==> flow/design.v (excerpt) <==
module breakout
	(
		input         clk,
		input         resetn,        
		input  [1:0]  go,            
		input         paddle_tick,   
		input         ball_tick,     
		output [8:0]  x,
		output [7:0]  y,
		output [2:0]  colour,
		output        plot
	);
make LEC_CHECK=0 ABC_AREA=0 CAP_MARGIN=20 CELL_PAD_IN_SITES_DETAIL_PLACEMENT=2 CORE_MARGIN=9 CORE_UTILIZATION=37 CTS_CLUSTER_DIAMETER=235 MAX_ROUTING_LAYER=met4 PLACE_DENSITY=0.82 SLEW_MARGIN=20 finish   # period 6.58 ns
run.sh (not shown) runs the stock make flow with config.mk's settings and CLKGATE_MAP_FILE=.
The baseline ended with an error in 5_1_grt (GRT-0116).
==> next run, changes <==
ABC_AREA = unset   (was 0)
CELL_PAD_IN_SITES_DETAIL_PLACEMENT = unset   (was 2)
CORE_MARGIN = 2   (was 9)
CORE_UTILIZATION = 72   (was 37)
CTS_CLUSTER_DIAMETER = unset   (was 235)
CTS_CLUSTER_SIZE = 13   (was unset)
MAX_ROUTING_LAYER = unset   (was met4)
PLACE_DENSITY = unset   (was 0.82)
clock period = 6.77 ns   (was 6.58 ns; I/O delays follow)
After rerunning: With this change the flow finished but fails on negative setup slack. Synthesized cell count does not change. Synthesized area stays the same. Die area shrinks by well over a third.
==> next run, changes <==
ABC_AREA = 1   (was unset)
CTS_CLUSTER_SIZE = unset   (was 13)
PLACE_DENSITY = 0.84   (was unset)
clock period = 8.68 ns   (was 6.77 ns; I/O delays follow)
=> The changed run failed in 5_1_grt on GRT-0232; area after synthesis goes down by about 6%; die size goes down by 5.6%; synthesized cell count goes up by about 7%.
==> next run, changes <==
CTS_CLUSTER_DIAMETER = 308   (was unset)
CTS_CLUSTER_SIZE = 10   (was unset)
PLACE_DENSITY = unset   (was 0.84)
PLACE_DENSITY_LB_ADDON = 0.12   (was unset)
SETUP_SLACK_MARGIN = 1.54   (was unset)
clock period = 5.18 ns   (was 8.68 ns; I/O delays follow)
Effect:
- The changed run never finished: it broke off in 5_1_grt (GRT-0183)
- synthesized area stays the same
- die area is unchanged
- synthesized cell count is unchanged
==> next run, changes <==
ABC_AREA = unset   (was 1)
CORE_UTILIZATION = 22   (was 72)
CTS_CLUSTER_DIAMETER = unset   (was 308)
CTS_CLUSTER_SIZE = unset   (was 10)
PLACE_DENSITY_LB_ADDON = unset   (was 0.12)
SETUP_SLACK_MARGIN = unset   (was 1.54)
clock period = 9.36 ns   (was 5.18 ns; I/O delays follow)
This time the run completed without violations.
Area after synthesis is higher by 6.0%.
Die size is higher to 3.4 times its value.
Synthesized cell count is lower by 6.9%.

---

breakout again, from the RTL that the note above started with.
Design breakout, start of the top module:
module breakout
	(
		input         clk,
		input         resetn,        
		input  [1:0]  go,            
		input         paddle_tick,   
		input         ball_tick,     
		output [8:0]  x,
		output [7:0]  y,
		output [2:0]  colour,
		output        plot
	);
	 wire draw_paddle;
	 wire[8:0] paddle_pos;
	 wire[8:0] ball_x; wire [7:0] ball_y;
	 wire[2:0] BALL_HIT;
	 wire BRICK_HIT;
	 wire [8:0] brick_x;
	 wire [7:0] brick_y;
	 wire fps_clock = paddle_tick | ~resetn;
	 wire thirty_clock = ball_tick | ~resetn;
	paddle_control PC(.clk(clk), .en(fps_clock), .resetn(resetn), .go(go), .ball_x(ball_x), .ball_y(ball_y), .draw(draw_paddle), .current_state(paddle_pos), .PADDLE_HIT(BALL_HIT));
	ball_control BC(.clk(clk), .en(thirty_clock), .reset(resetn), .x(ball_x), .y(ball_y), .PADDLE_HIT(BALL_HIT), .BRICK_HIT(BRICK_HIT), .brick_x(brick_x), .brick_y(brick_y));
	new_draw ND(.clk(clk), .reset(resetn), .paddle_pos(paddle_pos), .p_draw(draw_paddle), .ball_x(ball_x), .ball_y(ball_y), .x(x), .y(y), .color(colour), .wren(plot), .fps(thirty_clock), .BRICK_HIT(BRICK_HIT), .brick_x(brick_x), .brick_y(brick_y));
endmodule
==> flow/config.mk <==
export PLATFORM = sky130hd
export DESIGN_NAME = breakout
export DESIGN_NICKNAME = breakout
export VERILOG_FILES = /design/flow/design.v
export SDC_FILE = /design/flow/constraint.sdc
export NUM_CORES = 4
export LEC_CHECK = 0
export CAP_MARGIN = 20
export CORE_MARGIN = 2
export CORE_UTILIZATION = 72
export CTS_CLUSTER_SIZE = 37
export PLACE_DENSITY = 0.67
export SLEW_MARGIN = 40
==> flow/constraint.sdc <==
create_clock -name core_clock -period 10.8 [get_ports {clk}]
set_input_delay 2.1600 -clock core_clock [delete_from_list [all_inputs] [get_ports {clk}]]
set_output_delay 2.1600 -clock core_clock [all_outputs]
set_load 0.01 [all_outputs]
The baseline ran to the end with no violations.
Next try:
--- a/flow/config.mk
+++ b/flow/config.mk
@@ -9,5 +9,4 @@
 export CORE_MARGIN = 2
-export CORE_UTILIZATION = 72
-export CTS_CLUSTER_SIZE = 37
-export PLACE_DENSITY = 0.67
-export SLEW_MARGIN = 40
+export CORE_UTILIZATION = 66
+export CTS_CLUSTER_SIZE = 21
+export SLEW_MARGIN = 20
==> flow/constraint.sdc (replaced) <==
create_clock -name core_clock -period 6.72 [get_ports {clk}]
set_input_delay 1.3440 -clock core_clock [delete_from_list [all_inputs] [get_ports {clk}]]
set_output_delay 1.3440 -clock core_clock [all_outputs]
set_load 0.01 [all_outputs]
Result: With this change the flow finished with negative setup slack left; worst setup slack gets worse by 2.7 ns; register-to-register slack gets worse by 2.7 ns; total power grows by 61%; sequential power grows by 57%; design area grows by 16%; die area grows by 8.9%.
Power figures rest on the tool's default switching activity, not on a simulated workload.
